Design top, start of the top module:
module top(
    input wire clk,
    input wire reset,
    input wire [7:0] next_in,
    output wire [7:0] f
    );
    wire [7:0] r1,r2,r3,r4,r5,r6,r7,r8,r9,r10;  
    wire [9:0] load, mul_en, add1_en, add2_en, mul_read, add1_read, add2_read;
    wire [3:0] state;
    controller C1(
        clk,
        reset,
        state,
        load, mul_en, add1_en, add2_en, mul_read, add1_read, add2_read  
    );
    datapath DP1(
        clk,
        reset,
        state,
        next_in,
        load, mul_en, add1_en, add2_en, mul_read, add1_read, add2_read,  
        r1,r2,r3,r4,r5,r6,r7,r8,r9,r10,  
        f
    );
endmodule
Size: about 1700 cells after synthesis, roughly 140 flip-flops, about 18 I/O pins, roughly 12000 um^2 of cells after synthesis.
make LEC_CHECK=0 ABC_AREA=1 CAP_MARGIN=5 CELL_PAD_IN_SITES_DETAIL_PLACEMENT=1 CORE_MARGIN=8 CORE_UTILIZATION=64 CTS_CLUSTER_DIAMETER=86 GPL_ROUTABILITY_DRIVEN=0 MAX_ROUTING_LAYER=met4 MIN_ROUTING_LAYER=met2 SLEW_MARGIN=10 finish   # period 10.9 ns
run.sh (not shown) runs the stock make flow with config.mk's settings and CLKGATE_MAP_FILE=.
The baseline failed in detailed placement on DPL-0033.
Next try:
- CAP_MARGIN: 5 -> 20
- CELL_PAD_IN_SITES_DETAIL_PLACEMENT: 1 -> default
- CORE_MARGIN: 8 -> 2
- CORE_UTILIZATION: 64 -> 40
- GPL_ROUTABILITY_DRIVEN: 0 -> default
- MAX_ROUTING_LAYER: met4 -> default
- MIN_ROUTING_LAYER: met2 -> default
- SLEW_MARGIN: 10 -> 20
- clock period: 10.9 -> 13.6 ns (I/O delays scaled with it)
This time the run finished with timing, DRC and antenna clean. Die area goes up by 34%. Synthesized cell count stays the same. Synthesized area does not change.
Next try:
- ABC_AREA: 1 -> default
- CORE_UTILIZATION: 40 -> 72
- CTS_CLUSTER_DIAMETER: 86 -> default
- SETUP_SLACK_MARGIN: default -> -0.41
- clock period: 13.6 -> 5.33 ns (I/O delays scaled with it)
=>
- With this change the flow aborted during global routing
- die size falls by about 44%
- synthesized area barely changes
- synthesized cell count falls by 22%


top again, from the RTL that the note above started with.
make LEC_CHECK=0 CAP_MARGIN=30 CELL_PAD_IN_SITES_GLOBAL_PLACEMENT=1 CORE_ASPECT_RATIO=0.92 CORE_MARGIN=2 CORE_UTILIZATION=72 CTS_CLUSTER_DIAMETER=54 CTS_CLUSTER_SIZE=61 PLACE_DENSITY_LB_ADDON=0.03 SETUP_SLACK_MARGIN=1.26 SLEW_MARGIN=10 TNS_END_PERCENT=40 finish   # period 6.27 ns
The starting point aborted during global placement without I/O (3_1_place_gp_skip_io) (FLW-0024).
Edit:
CAP_MARGIN = 20   (was 30)
CELL_PAD_IN_SITES_GLOBAL_PLACEMENT = unset   (was 1)
CORE_ASPECT_RATIO = unset   (was 0.92)
CTS_CLUSTER_DIAMETER = unset   (was 54)
CTS_CLUSTER_SIZE = unset   (was 61)
PLACE_DENSITY_LB_ADDON = unset   (was 0.03)
SETUP_SLACK_MARGIN = -0.29   (was 1.26)
SLEW_MARGIN = 20   (was 10)
TNS_END_PERCENT = unset   (was 40)
clock period = 5.35 ns   (was 6.27 ns; I/O delays follow)
What happened: The changed run aborted during global routing (5_1_grt) on GRT-0116. Synthesized area stays the same. Die size stays flat. Synthesized cell count does not change.


Setup of run 1:
top again, from the RTL that the note above started with.
clock: 8.6 ns
lec_check: 0
abc_area: 1
cap_margin: 20
core_margin: 2
core_utilization: 72
cts_cluster_size: 15
place_density: 0.84
slew_margin: 20
Completing all stages was not enough for run 1: its layout failed the final checks because of negative setup slack.
Setup changes, run 1 to run 2
- setting PLACE_DENSITY_LB_ADDON to 0.05 for the first time
- removing PLACE_DENSITY (formerly 0.84)
- setting CTS_CLUSTER_DIAMETER to 374 for the first time
- changing the clock period (ns, I/O delays scaled along) from 8.6 to 7.41
Results
- Run 2 did not finish; the tool stopped in global routing (5_1_grt) with error GRT-0116.
- Reported for run 2 and run 1, adder and majority cell fraction of the synthesized area turned out identical to the last digit.
- Diff run 1..run 2 | total of hold buffers inserted after clock tree synthesis | negligible
- Run 2 reports a higher post-cts repair resize count than run 1 does.
- Synthesized cell count came out exactly the same in run 2 and run 1.
- As far as horizontal die size goes, run 2 and run 1 are indistinguishable; the numbers are identical.
- On total placed cells including tap cells: run 2 sits above run 1.
Setup changes, run 2 to run 3
- a deleted CTS_CLUSTER_DIAMETER that had been 374
- a change of CORE_UTILIZATION from 72 to 40
- a deleted PLACE_DENSITY_LB_ADDON that had been 0.05
- a deleted CTS_CLUSTER_SIZE that had been 15
- a deleted ABC_AREA that had been 1
- a change of the clock period (ns, I/O delays scaled along) from 7.41 to 11.6
### Flow results
- Run 3 ended with every stage complete and zero timing, DRC or antenna violations.
- Looking at run 3 and run 2, the synthesized area is a wash.
- Delta(number of distinct library cells after synthesis, run 3 - run 2) > 0
- Run 2 → run 3: number of cell instances after yosys synthesis went down 371, complex-gate fraction of the synthesized area rose by 5.9 points.
- Between run 3 and run 2, the chip area in the Yosys report does not differ in any meaningful way.
--- input diff run 3..run 4 ---
- changing CORE_UTILIZATION from 40 to 62
- setting SETUP_SLACK_MARGIN to 0.91 for the first time
- setting ABC_AREA to 1 for the first time
- changing the clock period (ns, I/O delays scaled along) from 11.6 to 6.43
[summary]
- | run 4 | all stages done | FAIL | negative setup slack |
- The final reports for run 4 and run 3 show register-to-register slack lower in the former.
- Going from run 3 to run 4, the share of power burned in combinational logic was found to have gone up by 1.0 points.
- Measured against each other, run 4 and run 3 differ in share of the clock period used by the worst path, the lower figure coming from run 3.


## run A
top again, from the RTL that the note above started with.
clock: 10.0 ns
lec_check: 0
cap_margin: 20
cell_pad_in_sites_detail_placement: 1
cell_pad_in_sites_global_placement: 1
core_aspect_ratio: 1.2
core_margin: 2
core_utilization: 42
cts_cluster_diameter: 133
cts_cluster_size: 46
gpl_routability_driven: 0
gpl_timing_driven: 1
max_routing_layer: met5
slew_margin: 20
tns_end_percent: 20
Finished, but not clean: run A, with setup timing.
Here is what was changed in the inputs of run B compared with run A.
- CTS_CLUSTER_DIAMETER: 133 -> 351
- CORE_ASPECT_RATIO: 1.2 -> unset
- TNS_END_PERCENT: 20 -> 30
- MAX_ROUTING_LAYER: met5 -> unset
- GPL_TIMING_DRIVEN: 1 -> unset
- GPL_ROUTABILITY_DRIVEN: 0 -> unset
- ABC_AREA: unset -> 1
- SLEW_MARGIN: 20 -> 35
- CTS_CLUSTER_SIZE: 46 -> 98
- SETUP_SLACK_MARGIN: unset -> 0.85
- CELL_PAD_IN_SITES_DETAIL_PLACEMENT: 1 -> unset
- CORE_UTILIZATION: 42 -> 59
- PLACE_DENSITY: unset -> 0.85
Notes after the runs:
The flow did not stop early for run B: all stages ran, and the layout cleared the timing, design-rule and antenna checks. [run B vs run A] clock period minus final worst setup slack: lower in run B. | global-route wire length before repair | higher: run A |. The more densely filled core belongs to run B, not run A.
What run C does differently from run B at the input level:
- changing PLACE_DENSITY from 0.85 to 0.37
- setting CORE_ASPECT_RATIO to 1.95 for the first time
- changing CORE_UTILIZATION from 59 to 61
- removing SETUP_SLACK_MARGIN (formerly 0.85)
--- outcome ---
Run C against run B: die area shrank by 2.9%; power per cell area grew by 14%; non-filler instance count after layout shrank by 1.8%.
Input changes introduced in run D (baseline for comparison: run C):
- changing CORE_UTILIZATION from 61 to 42
- changing CTS_CLUSTER_DIAMETER from 351 to 133
- setting GPL_TIMING_DRIVEN to 0 for the first time
- changing CORE_ASPECT_RATIO from 1.95 to 1.2
- changing CTS_CLUSTER_SIZE from 98 to 46
- changing SLEW_MARGIN from 35 to 20
- setting CELL_PAD_IN_SITES_DETAIL_PLACEMENT to 1 for the first time
- changing TNS_END_PERCENT from 30 to 20
- setting MAX_ROUTING_LAYER to met4 for the first time
- removing PLACE_DENSITY (formerly 0.37)
- setting GPL_ROUTABILITY_DRIVEN to 0 for the first time
--- outcome ---
Run D vs run C, clock network fraction of design power went down by 3.8 points.
Going from run C to run D, power shrinks by 4.7%.
Relative to run C, the maximum resistive drop on vdd of run D is lower by 21 uV.
Run D against run C: global routing met3 resource utilization moved down, switching share of total power moved up, total wire length after detailed routing moved up, final instance area moved up.
Worst-path maximum fanout (lower): run C
### run D -> run E
- removing CELL_PAD_IN_SITES_DETAIL_PLACEMENT (formerly 1)
- removing GPL_ROUTABILITY_DRIVEN (formerly 0)
- removing GPL_TIMING_DRIVEN (formerly 0)
- removing CORE_ASPECT_RATIO (formerly 1.2)
- changing CTS_CLUSTER_SIZE from 46 to 20
- removing ABC_AREA (formerly 1)
- removing MAX_ROUTING_LAYER (formerly met4)
- removing TNS_END_PERCENT (formerly 20)
Results
Run E had finished all stages when the layout checks came back failing, citing setup timing. From run D to run E the numbers moved as follows: count of plain and timing-repair buffers now larger; final area now larger. On run E: clock network fraction of total power is 1.0 points higher than what run D gave. Run E vs run D, cell with the biggest individual delay on the critical path: or4_4 vs o31ai_1. Fmax | run E vs run D | run E slower. Taking run D as the reference, in run E total wire length after detailed routing now smaller, normalized max-slew margin now larger, worst path arrival time now larger. Between run D and run E, the sum of negative setup slack is lower for run E.
Setup changes, run E to run F
- changing CTS_CLUSTER_DIAMETER from 133 to 351
- changing CORE_UTILIZATION from 42 to 36
- setting TNS_END_PERCENT to 30 for the first time
- changing CELL_PAD_IN_SITES_GLOBAL_PLACEMENT from 1 to 2
- setting PLACE_DENSITY to 0.8 for the first time
- changing CTS_CLUSTER_SIZE from 20 to 98
- setting ABC_AREA to 1 for the first time
- changing SLEW_MARGIN from 20 to 35
==> comparison <==
Run F finished every step from synthesis to the final layout, and the layout passed the timing, design-rule and antenna checks. Compared to run E, run F was floorplanned on a bigger die. Delta (run F minus run E): final critical-path setup slack increased by 1.38 ns relative to the old numbers; fraction of standard cell area that is sequential grew by 3.8 points; critical path depth -2. Clock slew at the register clock pins of the worst setup and hold paths: run E vs run F — no meaningful difference. Looking only at power after layout, and setting everything else aside, the higher value of run F and run E goes to run E. In run F, global-route wire length before repair is higher than in run E.
Power figures rest on the tool's default switching activity, not on a simulated workload.
